## acc_cpu
module acc_cpu(
	input clk,
	input rst,
	output [7:0] imem_addr,
	input [15:0] imem_rdata,
	output reg dmem_req,
	output reg dmem_we,
	output reg [7:0] dmem_addr,
	output [7:0] dmem_wdata,
	input dmem_ack,
	input [7:0] dmem_rdata,
	input [7:0] in_data,
	input in_valid,
	output in_ready,
	output [7:0] out_data,
	output out_valid,
	input out_ready,
	output halted,
	output [7:0] acc,
	output flag_c,
	output flag_z,
	output flag_v
);
parameter S_F0 = 4'd0;    
parameter S_F1 = 4'd1;    
parameter S_DEC = 4'd2;   
parameter S_IND = 4'd3;   
parameter S_MEM = 4'd4;   
parameter S_EX = 4'd5;    
parameter S_ST = 4'd6;    
parameter S_MUL = 4'd7;   
parameter S_DIV = 4'd8;   
parameter S_DIVW = 4'd9;  
parameter S_IN = 4'd10;   
parameter S_OUT = 4'd11;  
parameter S_NX = 4'd12;   
parameter S_HLT = 4'd13;  
reg [3:0] state;
reg [7:0] pc, npc;
reg [15:0] ir;
reg [7:0] ACC;
reg C, Z, V;
reg [7:0] mdata;
reg [7:0] JSRaddrReg;
reg [7:0] InteruptAdrReg;
reg [3:0] HVPIReg;
reg [7:0] MULreg, MULreg2;
reg [7:0] DIVreg;
reg ev_ov, ev_bi, ev_ba;
wire [4:0] op = ir[15:11];
wire [2:0] mode = ir[10:8];
wire [7:0] imm = ir[7:0];
wire is_alu = (op[4:3] == 2'b00);
wire is_ld = (op == 5'b01000);
wire is_st = (op == 5'b01001);
wire is_shl = (op == 5'b01010);
wire is_shr = (op == 5'b01011);
wire is_in = (op == 5'b01100);
wire is_out = (op == 5'b01101);
wire is_hlt = (op == 5'b01110);
wire is_hv = (op == 5'b01111);
wire is_mul = (op == 5'b11000);
wire is_div = (op == 5'b11001);
wire is_br = (op == 5'b11010);
wire is_bz = (op == 5'b11011);
wire is_jsr = (op == 5'b11100);
wire is_rts = (op == 5'b11101);
wire is_rti = (op == 5'b11110);
wire is_bad = (op[4:3] == 2'b10) || (op == 5'b11111);
wire bad_mode = (is_alu || is_ld) && (mode > 3'd2);
reg [7:0] alu_b;
reg [2:0] alu_ctl;
wire [7:0] alu_out;
wire alu_c, alu_v, alu_z;
n_bit_alu ALU(ACC, alu_b, alu_ctl, alu_out, alu_c, alu_v, alu_z);
always @(*) begin
	alu_b = (mode == 3'd0) ? imm : mdata;
	alu_ctl = op[2:0];
	if (state == S_MUL) begin
		alu_b = MULreg2;
		alu_ctl = 3'b000;
	end else if (state == S_DIV) begin
		alu_b = imm;
		alu_ctl = 3'b001;
	end
end
wire ovf_en = (HVPIReg == 4'b0000) || HVPIReg[0];
wire bi_en = (HVPIReg == 4'b0000) || HVPIReg[1];
wire ba_en = (HVPIReg == 4'b0000) || HVPIReg[2];
assign imem_addr = pc;
  ...
For scale: ~910 cells after synthesis, ~120 flip-flops, ~85 I/O pins, about 0.0074 mm^2 of cells after synthesis.
make LEC_CHECK=0 CAP_MARGIN=20 CORE_MARGIN=2 CORE_UTILIZATION=68 CTS_CLUSTER_DIAMETER=362 CTS_CLUSTER_SIZE=40 HOLD_SLACK_MARGIN=0.29 SETUP_SLACK_MARGIN=-0.35 SLEW_MARGIN=20 finish   # period 4.13 ns
run.sh (not shown) runs the stock make flow with config.mk's settings and CLKGATE_MAP_FILE=.
The baseline reached the layout checks and failed them: setup timing.
Edit:
Settings changed: ABC_AREA set to 1, CORE_UTILIZATION 68 to 72, CTS_CLUSTER_DIAMETER 362 to 96, CTS_CLUSTER_SIZE 40 to 76, PLACE_DENSITY_LB_ADDON set to 0.27, SETUP_SLACK_MARGIN -0.35 to unset.
Clock period 4.13 ns to 4.62 ns, I/O delays scaled along.
What happened:
- The new run finished but fails on setup timing
- final cell count rose by 12%
- first-iteration DRC count rose by 39%
- combinational power rose by 42%
- cell area fell by 3.9%
Edit:
Settings changed: CTS_CLUSTER_SIZE 76 to unset, HOLD_SLACK_MARGIN 0.29 to unset.
Clock period 4.62 ns to 4.18 ns, I/O delays scaled along.
What happened:
- This time the run aborted during global routing (GRT-0232)
- synthesized cell count is unchanged
- die area is unchanged
- area after synthesis does not change
Edit:
Settings changed: ABC_AREA 1 to unset, CORE_UTILIZATION 72 to 40, CTS_CLUSTER_DIAMETER 96 to unset, PLACE_DENSITY set to 0.6, PLACE_DENSITY_LB_ADDON 0.27 to unset.
Clock period 4.18 ns to 3.78 ns, I/O delays scaled along.
- Now the flow completed and failed the layout checks on setup timing
- synthesized cell count shrinks by 13%
- synthesized area went up by 3.8%
- die size went up by 83%
Power is estimated from default activity; no workload was simulated.
